==> build 21: inputs <==
// ALU
module ALU #(parameter w = 8) (
    clk, rst, CE, IN_valid, MODE, CMD, OPA, OPB, Cin,
    ERR, RES, OF, COUT, G, L, E);
export LEC_CHECK = 0
export CAP_MARGIN = 25
export CELL_PAD_IN_SITES_DETAIL_PLACEMENT = 0
export CORE_MARGIN = 2
export CORE_UTILIZATION = 56
export SETUP_SLACK_MARGIN = 0.7
export SLEW_MARGIN = 20
create_clock -name core_clock -period 4.96 [get_ports {clk}]
run.sh (not shown) runs the stock make flow with config.mk's settings and CLKGATE_MAP_FILE=.
==> trial 93 (differences from build 21) <==
==> flow/config.mk (replaced) <==
export PLATFORM = sky130hd
export DESIGN_NAME = ALU
export DESIGN_NICKNAME = ALU
export VERILOG_FILES = /design/flow/design.v
export SDC_FILE = /design/flow/constraint.sdc
export NUM_CORES = 4
export LEC_CHECK = 0
export ABC_AREA = 1
export CAP_MARGIN = 20
export CORE_MARGIN = 2
export CORE_UTILIZATION = 69
export CTS_CLUSTER_DIAMETER = 36
export CTS_CLUSTER_SIZE = 91
export PLACE_DENSITY = 0.35
export SETUP_SLACK_MARGIN = -0.29
export SLEW_MARGIN = 20
==> flow/constraint.sdc (replaced) <==
create_clock -name core_clock -period 4.85 [get_ports {clk}]
set_input_delay 0.9700 -clock core_clock [delete_from_list [all_inputs] [get_ports {clk}]]
set_output_delay 0.9700 -clock core_clock [all_outputs]
set_load 0.01 [all_outputs]
==> ci_impl_report.md <==
### Yosys + OpenROAD results

| Metric | Value |
|---|---|
| Combinational gates | `1405` |
| Final setup margin | `-0.927 ns` |
| Setup crit end | `RES[8]$_DFFE_PP0P_` |
| Delay of the slowest critical-path stage | `0.76 ns` |
| Final count of negative-setup-slack endpoints | `24` |
| Signal buffers | `212` |
| Seq/Total Area, Yosys | `13.0%` |
| Status | `complete, but fails checks` |
| SO Faults | `setup timing` |
| Post-Syn Area per Cell | `6.57 um^2` |
| Crit-path most repeated cell | `nand2_1` |
| RePlAce Congestion | `1.22` |
| Most common cell in the netlist | `nand2_1` |
| Inverter count | `329` |
| Mapped Nets | `2100` |
| Yosys stat area | `12300 um^2` |
That was trial 93.
==> ci_impl_report.md <==
### Yosys + OpenROAD results

| Metric | Value |
|---|---|
| Status | `complete, but fails checks` |
| SO Faults | `setup timing` |
| Combinational gates | `1208` |
| Signal buffers | `267` |
| Seq/Total Area, Yosys | `13.6%` |
| Crit-path most repeated cell | `fa_1` |
| Final count of negative-setup-slack endpoints | `18` |
| Post-Syn Area per Cell | `7.74 um^2` |
| RePlAce Congestion | `1.07` |
| Final setup margin | `-0.276 ns` |
| Mapped Nets | `1747` |
| Setup crit end | `RES[16]$_DFFE_PP0P_` |
That was build 21.

========
==> inputs of v7 <==
==> flow/design.v <==
module ALU #(parameter w = 8) (
    clk, rst, CE, IN_valid, MODE, CMD, OPA, OPB, Cin,
    ERR, RES, OF, COUT, G, L, E);
    input clk;
    input rst;
    input CE;
    input [1:0] IN_valid;
    input MODE;
    input [3:0] CMD;
    input [w-1:0] OPA;
    input [w-1:0] OPB;
    input Cin;
    output reg ERR;
    output reg OF;
    output reg COUT;
    output reg G;
    output reg L;
    output reg E;
    output reg [2*w:0] RES;
reg [1:0] IN_valid_t;
reg [3:0] CMD_t;
reg MODE_t, Cin_t;
reg [w-1:0] OPA_t, OPB_t;
reg ERR_t, OF_t, COUT_t, G_t, L_t, E_t;
reg [2*w:0] RES_t, RES_m;
reg signed [w-1:0] sOPA, sOPB;
reg signed [2*w:0] sRES;
reg [$clog2(w)-1:0] shift_amount;
always @(posedge clk or posedge rst) begin  
    if(rst) begin
        OPA_t <= 0;
        OPB_t <= 0;
        Cin_t <= 0;
        IN_valid_t <= 0;
        MODE_t <= 0;
        CMD_t <= 0; end
     else if(CE) begin
        OPA_t <= OPA;
        OPB_t <= OPB;
        Cin_t <= Cin;
        IN_valid_t <= IN_valid;
        MODE_t <= MODE;
        CMD_t <= CMD; end   
end
always @(*) begin
    ERR_t = 0;    
    sOPA = 0;
    sOPB = 0;
    sRES = 0;
    shift_amount = 0;
    OF_t = 0;
    COUT_t = 0;
    G_t = 0;
    L_t = 0;
    E_t = 0;
    RES_t = 0;
    if(MODE_t) begin
        case(CMD_t)
            4'b0000: begin 
                        if(IN_valid_t == 2'b11) begin
                            RES_t = OPA_t + OPB_t;
                            COUT_t = RES_t[w]; end
                        else ERR_t = 1; end
            4'b0001: begin 
                        if(IN_valid_t == 2'b11) begin
                            RES_t = OPA_t - OPB_t;
                            OF_t = (OPA_t < OPB_t) ? 1 : 0; end
                        else ERR_t = 1; end
            4'b0010: begin 
                        if(IN_valid_t == 2'b11) begin
                            RES_t = OPA_t + OPB_t + Cin_t;
                            COUT_t = RES_t[w]; end
                        else ERR_t = 1; end
            4'b0011: begin 
                        if(IN_valid_t == 2'b11) begin
                            RES_t = OPA_t - OPB_t - Cin_t;
                            OF_t = (OPA_t < (OPB_t + Cin_t)); end
                        else ERR_t = 1; end
            4'b0100: begin 
                        if(IN_valid_t[0] == 1'b1) begin
                            RES_t = OPA_t + 1'b1;
                            COUT_t = RES_t[w]; end
                        else ERR_t = 1; end
            4'b0101: begin 
                        if(IN_valid_t[0] == 1'b1) begin
                            RES_t = OPA_t - 1'b1;
                            OF_t = RES_t[w]; end
                        else ERR_t = 1; end
            4'b0110: begin 
                        if(IN_valid_t[1] == 1'b1) begin
                            RES_t = OPB_t + 1'b1;
                            COUT_t = RES_t[w]; end
                        else ERR_t = 1; end
            4'b0111: begin 
                        if(IN_valid_t[1] == 1'b1) begin
                            RES_t = OPB_t - 1'b1;
                            OF_t = RES_t[w]; end
                        else ERR_t = 1; end
            4'b1000: begin 
                        if(IN_valid_t == 2'b11) begin
                            E_t = (OPA_t == OPB_t) ? 1 : 0;
                            L_t = (OPA_t < OPB_t) ? 1 : 0;
                            G_t = (OPA_t > OPB_t) ? 1 : 0; end
                        else ERR_t = 1; end
            4'b1001: begin 
                        if(IN_valid_t == 2'b11) begin
                            RES_t = (OPA_t + 1) * (OPB_t + 1); end
                        else ERR_t = 1; end
            4'b1010: begin 
                        if(IN_valid_t == 2'b11) begin
                            RES_t = (OPA_t << 1) * OPB_t; end
                        else ERR_t = 1; end
            4'b1011: begin
                        if(IN_valid_t == 2'b11) begin
                            sOPA = $signed(OPA_t);
                            sOPB = $signed(OPB_t);
                            sRES = sOPA + sOPB;
                            RES_t = sRES;
                            OF_t = ((sOPA[w-1] == sOPB[w-1]) && (sRES[w-1] != sOPA[w-1]));
                            E_t = (sOPA == sOPB) ? 1 : 0;
                            L_t = (sOPA < sOPB) ? 1 : 0;
                            G_t = (sOPA > sOPB) ? 1 : 0; end
                        else ERR_t = 1; end
            4'b1100: begin
                        if(IN_valid_t == 2'b11) begin
                            sOPA = $signed(OPA_t);
                            sOPB = $signed(OPB_t);
                            sRES = sOPA - sOPB;
                            RES_t = sRES;
                            OF_t = ((sOPA[w-1] != sOPB[w-1]) && (sRES[w-1] != sOPA[w-1]));
                            E_t = (sOPA == sOPB) ? 1 : 0;
                            L_t = (sOPA < sOPB) ? 1 : 0;
                            G_t = (sOPA > sOPB) ? 1 : 0; end
                        else ERR_t = 1; end
            default: begin
                        RES_t = 0;
                        COUT_t = 1'b0;
                        OF_t = 1'b0;
                        G_t = 1'b0;
                        E_t = 1'b0;
                        L_t = 1'b0;
                        ERR_t = 1'b1; end
             endcase
             end
    else begin 
        case(CMD_t)
          4'b0000: begin
                      if(IN_valid_t == 2'b11) begin
                          RES_t = OPA_t & OPB_t; end
                      else ERR_t = 1; end
          4'b0001: begin
                      if(IN_valid_t == 2'b11) begin
                          RES_t = ~(OPA_t & OPB_t);
                          RES_t[2*w-1 : 8] = 0; end
                      else ERR_t = 1; end
          4'b0010: begin
                      if(IN_valid_t == 2'b11) begin
                          RES_t = OPA_t | OPB_t; end
                      else ERR_t = 1; end
          4'b0011: begin
                      if(IN_valid_t == 2'b11) begin
                          RES_t = ~(OPA_t | OPB_t);
                          RES_t[2*w-1 : 8] = 0; end
                      else ERR_t = 1; end
          4'b0100: begin
                      if(IN_valid_t == 2'b11) begin
                          RES_t = OPA_t ^ OPB_t; end
                      else ERR_t = 1; end
          4'b0101: begin
                      if(IN_valid_t == 2'b11) begin
                          RES_t = ~(OPA_t ^ OPB_t);
                          RES_t[2*w-1 : 8] = 0; end
                      else ERR_t = 1; end
          4'b0110: begin
                      if(IN_valid_t[0] == 1'b1) begin
                          RES_t = ~OPA_t;
                          RES_t[2*w-1 : 8] = 0; end
                      else ERR_t = 1; end
          4'b0111: begin
                      if(IN_valid_t[1] == 1'b1) begin
                          RES_t = ~OPB_t;
                          RES_t[2*w-1 : 8] = 0; end
                      else ERR_t = 1; end
          4'b1000: begin
                      if(IN_valid_t[0] == 1'b1) begin
                          RES_t = OPA_t >> 1; end
                      else ERR_t = 1; end
          4'b1001: begin
                      if(IN_valid_t[0] == 1'b1) begin
                          RES_t = OPA_t << 1; end
                      else ERR_t = 1; end
          4'b1010: begin
                      if(IN_valid_t[1] == 1'b1) begin
                          RES_t = OPB_t >> 1; end
                      else ERR_t = 1; end
          4'b1011: begin
                      if(IN_valid_t[1] == 1'b1) begin
                          RES_t = OPB_t << 1; end
                      else ERR_t = 1; end
          4'b1100: begin 
                      if(IN_valid_t == 2'b11) begin
                          if( |(OPB_t[(w-1) : ($clog2(w)+1)]))
                               ERR_t = 1;
                          else begin
                               shift_amount = OPB_t[$clog2(w)-1:0];
                               RES_t = {1'b0, ((OPA_t << shift_amount) | OPA_t >> (w - shift_amount))}; end end
                      else  ERR_t = 1; end
          4'b1101: begin 
                      if(IN_valid_t == 2'b11) begin
                          if( |(OPB_t[(w-1) : ($clog2(w)+1)]))
                               ERR_t = 1;
                          else begin
                               shift_amount = OPB_t[$clog2(w)-1:0];
                               RES_t = {1'b0, ((OPA_t >> shift_amount) | OPA_t << (w - shift_amount))}; end end
                      else  ERR_t = 1; end
          default: begin
                        RES_t = 0;
                        ERR_t = 1'b1; end
             endcase
             end
end
always @(posedge clk or posedge rst) begin
    if (rst) begin
        RES  <= 0;
        COUT <= 0;
        OF   <= 0;
        G    <= 0;
        L    <= 0;
        E    <= 0;
        ERR  <= 0;
        RES_m <= 0;
    end 
    else if (CE) begin
        if ((CMD_t == 4'b1001 || CMD_t == 4'b1010) && MODE_t == 1) begin
            RES_m <= RES_t;
            RES <= RES_m;
        end
        else
            RES <= RES_t;
            COUT <= COUT_t;
            OF   <= OF_t;
            G    <= G_t;
            L    <= L_t;
            E    <= E_t;
            ERR  <= ERR_t;
  end
end
endmodule
==> flow/run.sh <==
#!/bin/bash
# the make line also repeats each setting of config.mk as NAME=value (left out here)
make -C /OpenROAD-flow-scripts/flow DESIGN_CONFIG=/design/flow/config.mk WORK_HOME=/design/flow/orfs CLKGATE_MAP_FILE= finish
==> flow/config.mk <==
export PLATFORM = sky130hd
export DESIGN_NAME = ALU
export DESIGN_NICKNAME = ALU
export VERILOG_FILES = /design/flow/design.v
export SDC_FILE = /design/flow/constraint.sdc
export NUM_CORES = 4
export LEC_CHECK = 0
export ABC_AREA = 0
export CAP_MARGIN = 10
export CELL_PAD_IN_SITES_DETAIL_PLACEMENT = 1
export CORE_ASPECT_RATIO = 1.09
export CORE_MARGIN = 3
export CORE_UTILIZATION = 49
export CTS_CLUSTER_DIAMETER = 357
export CTS_CLUSTER_SIZE = 12
export GPL_TIMING_DRIVEN = 0
export MAX_ROUTING_LAYER = met4
export MIN_ROUTING_LAYER = met2
export PLACE_DENSITY_LB_ADDON = 0.01
export SETUP_SLACK_MARGIN = 1.29
export SLEW_MARGIN = 20
==> flow/constraint.sdc <==
create_clock -name core_clock -period 4.73 [get_ports {clk}]
set_input_delay 0.9460 -clock core_clock [delete_from_list [all_inputs] [get_ports {clk}]]
set_output_delay 0.9460 -clock core_clock [all_outputs]
set_load 0.01 [all_outputs]
==> v20 (differences from v7) <==
- ABC_AREA: 0 -> default
- CELL_PAD_IN_SITES_DETAIL_PLACEMENT: 1 -> default
- CORE_ASPECT_RATIO: 1.09 -> default
- GPL_TIMING_DRIVEN: 0 -> default
- HOLD_SLACK_MARGIN: default -> 0.13
- MIN_ROUTING_LAYER: met2 -> default
==> flow/constraint.sdc (replaced) <==
create_clock -name core_clock -period 6.0 [get_ports {clk}]
set_input_delay 1.2000 -clock core_clock [delete_from_list [all_inputs] [get_ports {clk}]]
set_output_delay 1.2000 -clock core_clock [all_outputs]
set_load 0.01 [all_outputs]
==> v34 (differences from v7) <==
- ABC_AREA: 0 -> default
- CAP_MARGIN: 10 -> 20
- CELL_PAD_IN_SITES_DETAIL_PLACEMENT: 1 -> default
- CORE_ASPECT_RATIO: 1.09 -> default
- CORE_MARGIN: 3 -> 2
- CORE_UTILIZATION: 49 -> 40
- CTS_CLUSTER_DIAMETER: 357 -> default
- CTS_CLUSTER_SIZE: 12 -> default
- GPL_TIMING_DRIVEN: 0 -> default
- MAX_ROUTING_LAYER: met4 -> default
- MIN_ROUTING_LAYER: met2 -> default
- PLACE_DENSITY_LB_ADDON: 0.01 -> default
- SETUP_SLACK_MARGIN: 1.29 -> default
==> flow/constraint.sdc (replaced) <==
create_clock -name core_clock -period 5.79 [get_ports {clk}]
set_input_delay 1.1580 -clock core_clock [delete_from_list [all_inputs] [get_ports {clk}]]
set_output_delay 1.1580 -clock core_clock [all_outputs]
set_load 0.01 [all_outputs]
==> impl_metrics.xml <==
<?xml version="1.0" encoding="UTF-8"?>
<metrics>
  <group name="run_status">
    <metric name="failing_step" unit="">global routing</metric>
    <metric name="run_status" unit="">aborted with a tool error</metric>
    <metric name="first-error" unit="">[ERROR GRT-0116] Global routing finished with congestion. Check the congestion regions in the DRC Viewer.</metric>
  </group>
  <group name="grt">
    <metric name="met1_track_utilization_from_global_routing" unit="">0</metric>
    <metric name="busiest_layer" unit="">met3</metric>
    <metric name="grt_util_all_layers" unit="">0.948</metric>
  </group>
  <group name="place">
    <metric name="gp_routability_congestion" unit="">1.28</metric>
  </group>
</metrics>
That was v7.
==> impl_metrics.xml <==
<?xml version="1.0" encoding="UTF-8"?>
<metrics>
  <group name="run_status">
    <metric name="run_status" unit="">finished clean</metric>
  </group>
  <group name="logic_synthesis">
    <metric name="yosys_warnings" unit="">1</metric>
    <metric name="syn_inst" unit="">1517</metric>
    <metric name="synthAdderAreaFrac" unit="">0.272</metric>
  </group>
  <group name="grt">
    <metric name="busiest_layer" unit="">met2</metric>
    <metric name="initial_antenna_violation_count" unit="">0</metric>
    <metric name="grt_util_all_layers" unit="">0.310</metric>
  </group>
  <group name="final_layout">
    <metric name="synthToLayoutAreaGrowth" unit="%">15.4</metric>
  </group>
  <group name="power">
    <metric name="seq_power" unit="mW">0.548</metric>
  </group>
  <group name="sta">
    <metric name="clock_skew" unit="ns">0.0173</metric>
  </group>
</metrics>
That was v34.
==> impl_metrics.xml <==
<?xml version="1.0" encoding="UTF-8"?>
<metrics>
  <group name="run_status">
    <metric name="run_status" unit="">finished clean</metric>
  </group>
  <group name="grt">
    <metric name="busiest_layer" unit="">met2</metric>
    <metric name="met1_track_utilization_from_global_routing" unit="">0.491</metric>
    <metric name="grt_util_all_layers" unit="">0.381</metric>
  </group>
  <group name="place">
    <metric name="gp_routability_congestion" unit="">1.06</metric>
  </group>
  <group name="sta">
    <metric name="final.hold.worst_slack" unit="ns">0.473</metric>
  </group>
  <group name="setup_path">
    <metric name="path_cells" unit="">nand4_1 &gt; nor3_4 &gt; xnor2_4 &gt; nand2b_4 &gt; fa_1 &gt; fa_1 &gt; inv_1 &gt; fa_1 &gt; inv_2 &gt; fa_1 &gt; inv_2 &gt; ha_4 &gt; and3_4 &gt; a22o_4 &gt; nor2_4 &gt; xnor2_2 &gt; a22oi_1 &gt; o221ai_1 &gt; and2_4 &gt; a221o_1</metric>
  </group>
</metrics>
That was v20.
Power is estimated from default activity; no workload was simulated.
